==> flow/design.v <==
module uart_tx #(
    parameter BAUD_DIV = 434
) (
    input logic clk,
    input logic rst_n,
    input logic tx_start,
    input logic [7:0] data_in,
    output logic tx_busy,
    output logic tx
);
    logic [9:0] tx_shift;   
    logic [3:0] bit_count;
    logic [11:0] baud_counter;
    logic tx_active;
    always_ff @(posedge clk or negedge rst_n) begin
        if (!rst_n) begin
            tx_active <= 0;
            baud_counter <= 0;
            tx_busy <= 0;
            tx <= 1;   
        end else begin
            if (tx_start && !tx_active) begin
                tx_active <= 1;
                tx_shift <= {1'b1, data_in, 1'b0};   
                baud_counter <= BAUD_DIV;
                bit_count <= 0;
                tx_busy <= 1;
            end else if (tx_active) begin
                if (baud_counter == 0) begin
                    baud_counter <= BAUD_DIV;
                    tx <= tx_shift[0];   
                    tx_shift <= {1'b1, tx_shift[9:1]};   
                    bit_count <= bit_count + 1;
                    if (bit_count == 9) begin   
                        tx_active <= 0;
                        tx_busy <= 0;
                    end
                end else begin
                    baud_counter <= baud_counter - 1;
                end
            end
        end
    end
endmodule
module uart_rx #(
    parameter BAUD_DIV = 434   
) (
    input logic clk,
    input logic rst_n,
    input logic rx,
    output logic [7:0] data_out,
    output logic data_valid,
	 	output logic [7:0] leds
);
    logic [11:0] baud_counter;
    logic [3:0] bit_count;
    logic [7:0] rx_shift;
    logic rx_active;
    always_ff @(posedge clk or negedge rst_n) begin
        if (!rst_n) begin
            baud_counter <= 0;
            bit_count <= 0;
            rx_active <= 0;
            data_valid <= 0;
            rx_shift <= 8'b0;   
        end else begin
            if (!rx_active && !rx) begin
                rx_active <= 1;
                baud_counter <= BAUD_DIV / 2;
                bit_count <= 0;
                rx_shift <= 8'b0;   
            end else if (rx_active) begin
                if (baud_counter == 0) begin
                    baud_counter <= BAUD_DIV;
                    if (bit_count < 9) begin
                        rx_shift <= {rx, rx_shift[7:1]};   
                        bit_count <= bit_count + 1;
                    end else begin
                        rx_active <= 0;
                        data_out <= rx_shift;  
								leds <= rx_shift;
                        data_valid <= 1;
                    end
                end else begin
                    baud_counter <= baud_counter - 1;
                end
            end else begin
                data_valid <= 0;
            end
        end
    end
endmodule
module uart_edge_detection (
    input logic clk,           
    input logic rst_n,         
    input logic uart_rx,       
    output logic uart_tx,      
    output logic led_rx,       
    output logic led_tx,       
    output logic data_ready    
);
    parameter CLOCK_FREQ = 50000000;    
    parameter BAUD_RATE  = 115200;
    parameter BAUD_DIV   = CLOCK_FREQ / BAUD_RATE;
    parameter THRESHOLD  = 4;           
    logic [7:0] rx_data;
    logic rx_done;
    logic [7:0] processed_data;
    logic tx_start;
    logic tx_busy;
    logic [7:0] image_data [0:63];     
    logic [7:0] conv_result [0:35];    
    logic [5:0] rx_counter;            
    logic [5:0] tx_counter;            
    typedef enum logic [1:0] {IDLE, RECEIVE, PROCESS, SEND} state_t;
    state_t state, next_state;
    uart_rx #(
        .BAUD_DIV(BAUD_DIV)
    ) uart_receiver (
        .clk(clk),
        .rst_n(rst_n),
        .rx(uart_rx),
        .data_out(rx_data),
        .data_valid(rx_done)
    );
    uart_tx #(
        .BAUD_DIV(BAUD_DIV)
    ) uart_transmitter (
        .clk(clk),
        .rst_n(rst_n),
        .tx_start(tx_start),
        .data_in(processed_data),
        .tx_busy(tx_busy),
        .tx(uart_tx)
    );
    always_ff @(posedge clk or negedge rst_n) begin
        if (!rst_n)
            state <= IDLE;
        else
            state <= next_state;
    end
    always_comb begin
        case (state)
            IDLE:      next_state = (rx_done) ? RECEIVE : IDLE;
            RECEIVE:   next_state = (rx_counter == 6'd63 && rx_done) ? PROCESS : RECEIVE;
            PROCESS:   next_state = SEND;
            SEND:      next_state = (tx_counter == 6'd36 && !tx_busy) ? IDLE : SEND;
            default:   next_state = IDLE;
        endcase
    end
    always_ff @(posedge clk or negedge rst_n) begin
        if (!rst_n) begin
            rx_counter <= 6'd0;
        end else if ((state == IDLE || state == RECEIVE) && rx_done) begin
            image_data[rx_counter] <= rx_data;
            rx_counter <= rx_counter + 1;
        end else if (state == IDLE) begin
            rx_counter <= 6'd0;
        end
    end
    integer i, j, k, l;
    reg [3:0] sum;
    always_ff @(posedge clk or negedge rst_n) begin
        if (!rst_n) begin
            for (i = 0; i < 36; i = i + 1)
                conv_result[i] <= 8'd0;
        end else if (state == PROCESS) begin
            for (i = 0; i < 6; i = i + 1) begin
                for (j = 0; j < 6; j = j + 1) begin
                    sum = 0;
                    for (k = 0; k < 3; k = k + 1) begin
                        for (l = 0; l < 3; l = l + 1) begin
                            sum = sum + image_data[(i + k) * 8 + (j + l)][0];
                        end
                    end
                    conv_result[i * 6 + j] <= (sum >= THRESHOLD) ? 8'b1 : 8'b0;
                end
            end
        end
    end
    always_ff @(posedge clk or negedge rst_n) begin
        if (!rst_n) begin
            tx_counter <= 6'd0;
            tx_start <= 1'b0;
            processed_data <= 8'd0;
        end else if (state == SEND) begin
            if (!tx_busy && !tx_start) begin
                tx_start <= 1'b1;
                processed_data <= conv_result[tx_counter];
                tx_counter <= tx_counter + 1;
            end else if (tx_start && tx_busy) begin
                tx_start <= 1'b0;
            end
        end else begin
            tx_counter <= 6'd0;
            tx_start <= 1'b0;
        end
    end
    always_ff @(posedge clk or negedge rst_n) begin
        if (!rst_n) begin
            led_rx <= 1'b0;
            led_tx <= 1'b0;
            data_ready <= 1'b0;
        end else begin
            led_rx <= (state == RECEIVE) ? rx_done : 1'b0;
            led_tx <= (state == SEND) ? ~tx_busy : 1'b0;
            data_ready <= (state == SEND);  
        end
    end
endmodule
export LEC_CHECK = 0
export ABC_AREA = 1
export CAP_MARGIN = 20
export CORE_ASPECT_RATIO = 0.69
export CORE_MARGIN = 2
export CORE_UTILIZATION = 72
export CTS_CLUSTER_DIAMETER = 188
export CTS_CLUSTER_SIZE = 99
export PLACE_DENSITY = 0.38
export SETUP_SLACK_MARGIN = 1.18
export SLEW_MARGIN = 20
export TNS_END_PERCENT = 20
create_clock -name core_clock -period 14.8 [get_ports {clk}]
run.sh (not shown) runs the stock make flow with config.mk's settings and CLKGATE_MAP_FILE=.
Change:
Settings changed: ABC_AREA 1 to not set, CORE_ASPECT_RATIO 0.69 to not set, CTS_CLUSTER_DIAMETER 188 to not set, CTS_CLUSTER_SIZE 99 to 21, SETUP_SLACK_MARGIN 1.18 to 0.41, TNS_END_PERCENT 20 to not set.
Clock period 14.8 ns to 3.19 ns, I/O delays scaled along.
Total power rises to 5.1 times its value.
Count of clock-buffer cells in the layout decreases by 2.
Design area climbs by 8.5%.
Synthesized cell count goes down by 6.7%.
Sequential power increases to 5.0 times its value.
Register-to-register slack got worse by 11 ns.
Setup slack gets worse by 10 ns.
Change:
Settings changed: ABC_AREA set to 1, CAP_MARGIN 20 to 40, CTS_CLUSTER_DIAMETER set to 26, CTS_CLUSTER_SIZE 21 to 72, PLACE_DENSITY 0.38 to 0.4, SETUP_SLACK_MARGIN 0.41 to 0.32.
The new run completed and failed the layout checks on setup timing.
Hold slack degrades by 0.040 ns.
Routed wire length went up by a few percent.
Synthesized area came out higher slightly.
Critical path depth stays the same.
Final area hardly moves.
Maximum frequency came out lower by a few percent.
Worst setup slack gets worse by 0.10 ns.
Clock skew barely changes.
Change:
Settings changed: ABC_AREA 1 to not set, CAP_MARGIN 40 to 35, CELL_PAD_IN_SITES_DETAIL_PLACEMENT set to 0, CELL_PAD_IN_SITES_GLOBAL_PLACEMENT set to 0, CTS_CLUSTER_DIAMETER 26 to 240, CTS_CLUSTER_SIZE 72 to 21, PLACE_DENSITY 0.4 to not set, PLACE_DENSITY_LB_ADDON set to 0.0, SETUP_SLACK_MARGIN 0.32 to 0.44.
Result:
- The changed run completed with no timing, DRC or antenna violations
- synthesized area fell by 0.71%
- maximum frequency rose by 6.2%
- hold slack gets better by 0.064 ns
- via count fell by 5.0%
- global-route usage fell by 0.86 points

* * *

Starts from the design.v that is shown in full above.
==> flow/config.mk <==
export PLATFORM = sky130hd
export DESIGN_NAME = uart_edge_detection
export DESIGN_NICKNAME = uart_edge_detection
export VERILOG_FILES = /design/flow/design.v
export SDC_FILE = /design/flow/constraint.sdc
export NUM_CORES = 4
export LEC_CHECK = 0
export CAP_MARGIN = 20
export CORE_MARGIN = 2
export CORE_UTILIZATION = 72
export CTS_CLUSTER_DIAMETER = 26
export CTS_CLUSTER_SIZE = 100
export PLACE_DENSITY = 0.35
export SETUP_SLACK_MARGIN = 0.48
export SLEW_MARGIN = 20
==> flow/constraint.sdc <==
create_clock -name core_clock -period 3.2 [get_ports {clk}]
set_input_delay 0.6400 -clock core_clock [delete_from_list [all_inputs] [get_ports {clk}]]
set_output_delay 0.6400 -clock core_clock [all_outputs]
set_load 0.01 [all_outputs]
The baseline passed the timing, DRC and antenna checks.
Change:
Settings changed: CORE_UTILIZATION 72 to 40, CTS_CLUSTER_DIAMETER 26 to not set, CTS_CLUSTER_SIZE 100 to not set, PLACE_DENSITY 0.35 to not set, SETUP_SLACK_MARGIN 0.48 to not set.
Clock period 3.2 ns to 20.0 ns, I/O delays scaled along.
- synthesized area stays the same
- cell count rises by 3.7%
- sequential share of layout area rises by 2.4 points
- total power falls by 84%
- global-route usage falls by 18 points
- clock power falls by 84%
- register-to-register slack is better by 16 ns
- sequential power falls by 84%
Change:
Settings changed: CORE_UTILIZATION 40 to 31.
Clock period 20.0 ns to 5.74 ns, I/O delays scaled along.
The changed run completed without violations.
Count of clock-buffer cells in the layout went up by 1.
Final area went up by 1.1%.
Synthesized cell count does not change.
Core utilization went down by 9.1 points.
Change:
Settings changed: ABC_AREA set to 1, CORE_UTILIZATION 31 to 72, CTS_CLUSTER_SIZE set to 71, PLACE_DENSITY_LB_ADDON set to 0.22, SETUP_SLACK_MARGIN set to 0.41.
Clock period 5.74 ns to 3.19 ns, I/O delays scaled along.
Now the flow finished with negative setup slack left; synthesized cell count went up by 7.2%; non-clock buffer count rose by 137; global-route usage goes up by 28 points; clock-buffer cell count shrinks by 3; critical path depth is higher by 2; wire length is higher by 56%.
Power figures rest on the tool's default switching activity, not on a simulated workload.
